Setup of v50:
Design udp_ipv4_tx, start of the top module:
module udp_ipv4_tx (
    input  wire             ap_clk,
    input  wire             ap_rst_n,
    input  wire  [31:0]     my_ip_addr,
    input  wire   [7:0]     ip_protocol,
    input  wire             s_axis_tx_meta_tvalid,
    output wire             s_axis_tx_meta_tready,
    input  wire [255:0]     s_axis_tx_meta_tdata,
    input  wire             s_axis_tx_data_tvalid,
    output wire             s_axis_tx_data_tready,
    input  wire  [63:0]     s_axis_tx_data_tdata,
    input  wire   [7:0]     s_axis_tx_data_tkeep,
    input  wire             s_axis_tx_data_tlast,
    output wire             m_axis_tx_data_tvalid,
    input  wire             m_axis_tx_data_tready,
    output wire   [63:0]    m_axis_tx_data_tdata,
    output wire    [7:0]    m_axis_tx_data_tkeep,
    output wire             m_axis_tx_data_tlast,
    output wire   [31:0]    datagrams_transmitted
);
Size in the first run: roughly 2,800 cells after synthesis, ~480 I/O pins, about 0.026 mm^2 of cells after synthesis.
export LEC_CHECK = 0
export CAP_MARGIN = 20
export CORE_MARGIN = 2
export CORE_UTILIZATION = 72
export SETUP_SLACK_MARGIN = -0.1
export SLEW_MARGIN = 20
create_clock -name core_clock -period 1.17 [get_ports {ap_clk}]
run.sh (not shown) runs the stock make flow with config.mk's settings and CLKGATE_MAP_FILE=.
For v50, the flow was terminated by a tool error in 4_1_cts and produced no final design.
Relative to v50, the following input files were edited for v52:
- changing CORE_UTILIZATION from 72 to 40
- setting PLACE_DENSITY to 0.6 for the first time
- removing SETUP_SLACK_MARGIN (formerly -0.1)
- changing the clock period (ns, I/O delays scaled along) from 1.17 to 5.0
Notes after the runs:
- Per the comparison of v52 with v50, synthesized cell count saw little to no change; total half-perimeter wirelength after legalization and detailed placement saw a decrease; core utilization at floorplan saw a decrease; worst-case setup slack after placement saw an increase.
- Cmp v50 and v52 / area of the core / higher: v52
- Side by side, die height turned out higher in v52 than in v50.
- v52 vs v50: die area up by more than half
- Chip area from the yosys synthesis statistics: v50 vs v52 identical
- v52 has completed all stages; timing, DRC and antenna checks passed.
- Re routability-driven placement congestion ratio: v50 and v52 aren't equal, and the higher value belongs to v50.
Input changes introduced in v12 (baseline for comparison: v52):
- CORE_UTILIZATION: 40 -> 27
- the clock period (ns, I/O delays scaled along): 5.0 -> 4.33
Results
v12: no failed stages, no open violations at the end
The via count of v12 falls short of that of v52 by 297.
Arrival time reported for the critical path endpoint: v52 and v12 compared, higher one is v52
Looking at biggest fanout along the worst timing path, v12 sits 26 below v52.
The highest routed metal layer comes out met5 in one run and met4 in the other, namely in v12 and v52 respectively.
v52 reports its launching instance or port of the critical path as tx_ipv4_i.state[2]$_SDFF_PN0_ while v12 reports udp_tx_i.store_header[39]$_DFFE_PP_.
Looking at cell area, v12 sits 2.4% above v52.
Power: v12 draws more than v52
Post-detailed-placement cell area of v12 exceeds that of v52 by a few percent.
The share of the clock period used by the worst path after layout of v12 is higher than that of v52.
Die size ended up 47% higher on v12 than on v52.
For v39, these inputs were changed with respect to v12:
- CTS_CLUSTER_SIZE: unset -> 17
- PLACE_DENSITY: 0.6 -> unset
- CORE_UTILIZATION: 27 -> 68
- SETUP_SLACK_MARGIN: unset -> 0.7
- the clock period (ns, I/O delays scaled along): 4.33 -> 2.42
## What came out
Every run in v39 and v12 closed cleanly, with the single exception of v39.
Summary of v39 over v12: number of buffers added by the clock tree synthesis step now sits lower; total die area now sits lower.
Total number of placement rows (v12 / v39): 1.6
Per the comparison of v39 with v12, placeable core region fell 0.057 mm^2; simple-gate share of the synthesized area roughly the same; mapped cell area neither gained nor lost much; placed wire-length estimate after detailed placement shrank by 6.2%.

* * *

north:
udp_ipv4_tx again, from the RTL that the note above started with.
Design udp_ipv4_tx, start of the top module:
module udp_ipv4_tx (
    input  wire             ap_clk,
    input  wire             ap_rst_n,
    input  wire  [31:0]     my_ip_addr,
    input  wire   [7:0]     ip_protocol,
    input  wire             s_axis_tx_meta_tvalid,
    output wire             s_axis_tx_meta_tready,
    input  wire [255:0]     s_axis_tx_meta_tdata,
    input  wire             s_axis_tx_data_tvalid,
    output wire             s_axis_tx_data_tready,
    input  wire  [63:0]     s_axis_tx_data_tdata,
    input  wire   [7:0]     s_axis_tx_data_tkeep,
    input  wire             s_axis_tx_data_tlast,
    output wire             m_axis_tx_data_tvalid,
    input  wire             m_axis_tx_data_tready,
    output wire   [63:0]    m_axis_tx_data_tdata,
    output wire    [7:0]    m_axis_tx_data_tkeep,
    output wire             m_axis_tx_data_tlast,
    output wire   [31:0]    datagrams_transmitted
);
wire            tx_udp2ip_data_tvalid;
wire            tx_udp2ip_data_tready;
wire [63:0]     tx_udp2ip_data_tdata;
wire  [7:0]     tx_udp2ip_data_tkeep;
wire            tx_udp2ip_data_tlast;
wire            tx_udp2ip_meta_tvalid;
wire [63:0]     tx_udp2ip_meta_tdata;
wire            tx_udp2ip_meta_tready;
udp_tx udp_tx_i (
    .ap_clk                       (ap_clk),
    .ap_rst_n                     (ap_rst_n),
    .s_axis_tx_data_tvalid        (s_axis_tx_data_tvalid),
    .s_axis_tx_data_tready        (s_axis_tx_data_tready),
    .s_axis_tx_data_tdata         (s_axis_tx_data_tdata),
    .s_axis_tx_data_tkeep         (s_axis_tx_data_tkeep),
    .s_axis_tx_data_tstrb         (8'h00),
    .s_axis_tx_data_tlast         (s_axis_tx_data_tlast),
    .s_axis_tx_meta_tvalid        (s_axis_tx_meta_tvalid),
    .s_axis_tx_meta_tready        (s_axis_tx_meta_tready),
    .s_axis_tx_meta_tdata         (s_axis_tx_meta_tdata),
    .s_axis_tx_meta_tkeep         (32'h00000000),
    .s_axis_tx_meta_tstrb         (32'h00000000),
    .s_axis_tx_meta_tlast         (1'b0),
    .m_axis_iph_data_tvalid       (tx_udp2ip_data_tvalid),
    .m_axis_iph_data_tready       (tx_udp2ip_data_tready),
    .m_axis_iph_data_tdata        (tx_udp2ip_data_tdata),
  ...
clock: 3.25 ns
lec_check: 0
cap_margin: 20
core_margin: 2
core_utilization: 65
cts_cluster_size: 52
slew_margin: 20
north finished all stages; layout check result: FAIL, due to setup timing.
> inputs changed (north -> south)
- SETUP_SLACK_MARGIN now 0.44, previously not set
- CTS_CLUSTER_SIZE no longer set, was 52
- CORE_UTILIZATION now 40, was 65
- PLACE_DENSITY now 0.6, previously not set
- the clock period (ns, I/O delays scaled along) now 4.33, was 3.25
Notes after the runs:
- In north the implementation ran to completion but is not tape-out ready, as the final checks report setup timing.
- south: full flow OK, the timing, DRC and antenna checks passed
- The core of south is less densely filled than that of north.
- Diff north -> south: violation count after the first detailed-routing iteration went down about 30%, logic area shows a reduction of 620 um2.
For east, these inputs were changed with respect to south:
- CORE_UTILIZATION: 40 -> 44
- SETUP_SLACK_MARGIN: 0.44 -> unset
- the clock period (ns, I/O delays scaled along): 4.33 -> 3.07
### Flow results
In east the implementation ran to completion but is not tape-out ready, as the final checks report setup timing. On total area of sequential cells, south tracks east almost exactly. Sequential share of layout area: lower on east. From south to east the numbers moved as follows: synthesized-area fraction occupied by ao, oa, aoi and oai cells roughly the same, utilization now sits higher, reported sequential group power rose about 40%, setup slack decreased 0.90 ns, number of diodes down 8. Summary — height of the chip, east relative to south: lower, by about 4.6%. south has lower non-clock buffer instance count of the final layout than east.
[inputs] west vs east
- SETUP_SLACK_MARGIN: unset -> -0.23
- CTS_CLUSTER_SIZE: unset -> 50
- CORE_UTILIZATION: 44 -> 72
- the clock period (ns, I/O delays scaled along): 3.07 -> 3.34
### Flow results
- Layout checks on west: not met. Flow itself completed; violations: setup timing.
- west ends up with lower number of tapcells than east does.
- Cmp west and east / total power after layout / lower: west
- As far as post-synthesis area per instance goes, west and east are indistinguishable; the numbers are identical.
- east ended up with met4 as its top routing layer in use; west ended up with met5.
No activity file was given, so power comes from the tool's default toggle rates.
